==> trial 23 <==
==> flow/design.v <==
module joinC #(parameter N = 5)(
	input [N - 1 : 0] valid_in,
	output reg  [N - 1 : 0] ready_in,
	output valid_out,
	input ready_out
);
	assign valid_out = &valid_in; 
	reg[N - 1 : 0] singleValid;
	integer i, j;
	always @(*)begin
		for(i = 0; i < N; i = i + 1)begin
			singleValid[i] = 1;
			for(j = 0; j < N; j = j + 1)
				if(i != j)
					singleValid[i] = singleValid[i] & valid_in[j];
		end
		for(i = 0; i < N; i = i + 1)begin
			ready_in[i] = singleValid[i] & ready_out;
		end
	end
endmodule
module OEHB #(parameter INPUTS = 1,
		parameter OUTPUTS = 1,
		parameter DATA_IN_SIZE = 32,
		parameter DATA_OUT_SIZE = 32)
	(
		input clk,
		input rst,
		input [INPUTS * (DATA_IN_SIZE)- 1 : 0]data_in_bus,
		input [INPUTS - 1 : 0]valid_in_bus,
		output [INPUTS - 1 : 0] ready_in_bus,
		output [OUTPUTS * (DATA_OUT_SIZE) - 1 : 0]data_out_bus,
		output reg [OUTPUTS - 1 : 0]valid_out_bus,
		input 	[OUTPUTS - 1 : 0] ready_out_bus
);
	wire reg_en;
	reg [DATA_IN_SIZE - 1 : 0] data_reg;
	always@(posedge clk, posedge rst)
		if(rst)
			valid_out_bus[0] <= 0;
		else
			valid_out_bus[0] <= valid_in_bus[0] | ~ready_in_bus[0];
	always@(posedge clk, posedge rst)
		if(rst)
			data_reg <= 0;
		else if(reg_en)
			data_reg <= data_in_bus[0 * DATA_IN_SIZE +: DATA_IN_SIZE];
	assign data_out_bus[0 * DATA_OUT_SIZE +: DATA_OUT_SIZE] = data_reg;
	assign ready_in_bus[0] = ~valid_out_bus[0] | ready_out_bus[0];
	assign reg_en = ready_in_bus[0] & valid_in_bus[0];
endmodule
module delay_buffer #(parameter SIZE = 32) (
	input clk, rst,
	input valid_in, ready_in,
	output valid_out
);
	reg [SIZE - 1 : 0] shift_reg;
	always @(posedge clk)begin
		if(ready_in | rst)
			shift_reg[0] <= valid_in;
	end
	always @(posedge clk)begin
		if(rst)
			shift_reg[SIZE - 1 : 1] <= 0;
		else if(ready_in)
			shift_reg[SIZE - 1 : 1] <= shift_reg[SIZE - 2 : 0];
	end
	assign valid_out = shift_reg[SIZE - 1];
endmodule
module mul_4_stage (
	input clk, ce,
	input[31 : 0] a,
	input [31 : 0] b,
	output [31 : 0] p
);
	reg [31 : 0] a_reg, b_reg, q0, q1, q2;
	wire [63 : 0] mul_wire;
	assign mul_wire = a_reg * b_reg;
	wire [31 : 0] mul;
	assign mul = mul_wire[31 : 0];
	always @(posedge clk)
		if(ce)begin
			a_reg <= a;
			b_reg <= b;
			q0 <= mul;
			q1 <= q0;
			q2 <= q1;
		end
	assign p = q2;
endmodule
module mul_op #(parameter INPUTS = 2,
		parameter OUTPUTS = 1,
		parameter DATA_IN_SIZE = 32,
		parameter DATA_OUT_SIZE = 32)
		(
		input clk,
		input rst,
		input [INPUTS * (DATA_IN_SIZE)- 1 : 0]data_in_bus,
		input [INPUTS - 1 : 0]valid_in_bus,
		output [INPUTS - 1 : 0] ready_in_bus,
		output [OUTPUTS * (DATA_OUT_SIZE) - 1 : 0]data_out_bus,
		output [OUTPUTS - 1 : 0]valid_out_bus,
		input 	[OUTPUTS - 1 : 0] ready_out_bus
);
	localparam LATENCY = 4;
	wire [2 * DATA_OUT_SIZE - 1 : 0] temp_result;
	wire join_valid;
	wire buff_valid, oehb_valid, oehb_ready;
	wire oehb_dataOut, oehb_datain;
	joinC #(.N(INPUTS)) add_fork(.valid_in(valid_in_bus), .ready_in(ready_in_bus), .valid_out(join_valid), .ready_out(oehb_ready));
	mul_4_stage multiply_unit (.clk(clk), .ce(oehb_ready), .a(data_in_bus[0 * DATA_IN_SIZE +: DATA_IN_SIZE]), .b(data_in_bus[1 * DATA_IN_SIZE +: DATA_IN_SIZE]), .p(data_out_bus[0 * DATA_OUT_SIZE +: DATA_OUT_SIZE]));
	delay_buffer #(.SIZE(LATENCY - 1))delay_buff(.clk(clk), .rst(rst), .valid_in(join_valid), .ready_in(oehb_ready), .valid_out(buff_valid));
	OEHB #(.INPUTS(1), .OUTPUTS(1), .DATA_IN_SIZE(1), .DATA_OUT_SIZE(1)) oehb_buffer (.clk(clk), .rst(rst),
										 .data_in_bus(1'b0), .valid_in_bus(buff_valid), .ready_in_bus(oehb_ready),
										 .data_out_bus(oehb_dataOut), .valid_out_bus(valid_out_bus[0]), .ready_out_bus(ready_out_bus[0]));
endmodule
==> flow/run.sh <==
#!/bin/bash
# the make line also repeats each setting of config.mk as NAME=value (left out here)
make -C /OpenROAD-flow-scripts/flow DESIGN_CONFIG=/design/flow/config.mk WORK_HOME=/design/flow/orfs CLKGATE_MAP_FILE= finish
==> flow/config.mk <==
export PLATFORM = sky130hd
export DESIGN_NAME = mul_op
export DESIGN_NICKNAME = mul_op
export VERILOG_FILES = /design/flow/design.v
export SDC_FILE = /design/flow/constraint.sdc
export NUM_CORES = 4
export LEC_CHECK = 0
export CAP_MARGIN = 20
export CELL_PAD_IN_SITES_GLOBAL_PLACEMENT = 1
export CORE_ASPECT_RATIO = 0.5
export CORE_MARGIN = 7
export CORE_UTILIZATION = 61
export CTS_CLUSTER_DIAMETER = 240
export CTS_CLUSTER_SIZE = 99
export MIN_ROUTING_LAYER = met1
export PLACE_DENSITY = 0.42
export SETUP_SLACK_MARGIN = -1.27
export SLEW_MARGIN = 20
export TNS_END_PERCENT = 30
==> flow/constraint.sdc <==
create_clock -name core_clock -period 12.9 [get_ports {clk}]
set_input_delay 2.5800 -clock core_clock [delete_from_list [all_inputs] [get_ports {clk}]]
set_output_delay 2.5800 -clock core_clock [all_outputs]
set_load 0.01 [all_outputs]
==> trial 30 (differences from trial 23) <==
ABC_AREA = 1   (was default)
CAP_MARGIN = 0   (was 20)
PLACE_DENSITY = default   (was 0.42)
PLACE_DENSITY_LB_ADDON = 0.28   (was default)
SETUP_SLACK_MARGIN = -1.1   (was -1.27)
TNS_END_PERCENT = default   (was 30)
==> notes <==
Via count: trial 23 is lower than trial 30 (about 13%).
In trial 30 the design area is larger than in trial 23, by about 4.6%.
Of trial 23 and trial 30, trial 30 has the higher wire length (gap about 1.6%, measured against trial 30).
Hold slack: trial 30 is worse than trial 23 (0.0012 ns).
In count of clock-buffer cells in the layout, trial 23 and trial 30 do not differ.
Register-to-register slack: trial 23 is worse than trial 30 (0.50 ns).
Between trial 23 and trial 30, the lower die area is in trial 23 (gap about 5%, measured against trial 30).
In trial 30 the utilization is lower than in trial 23, by 0.27 points.
Of trial 30 and trial 23, trial 30 has the higher cell count (gap about 27%, measured against trial 23).
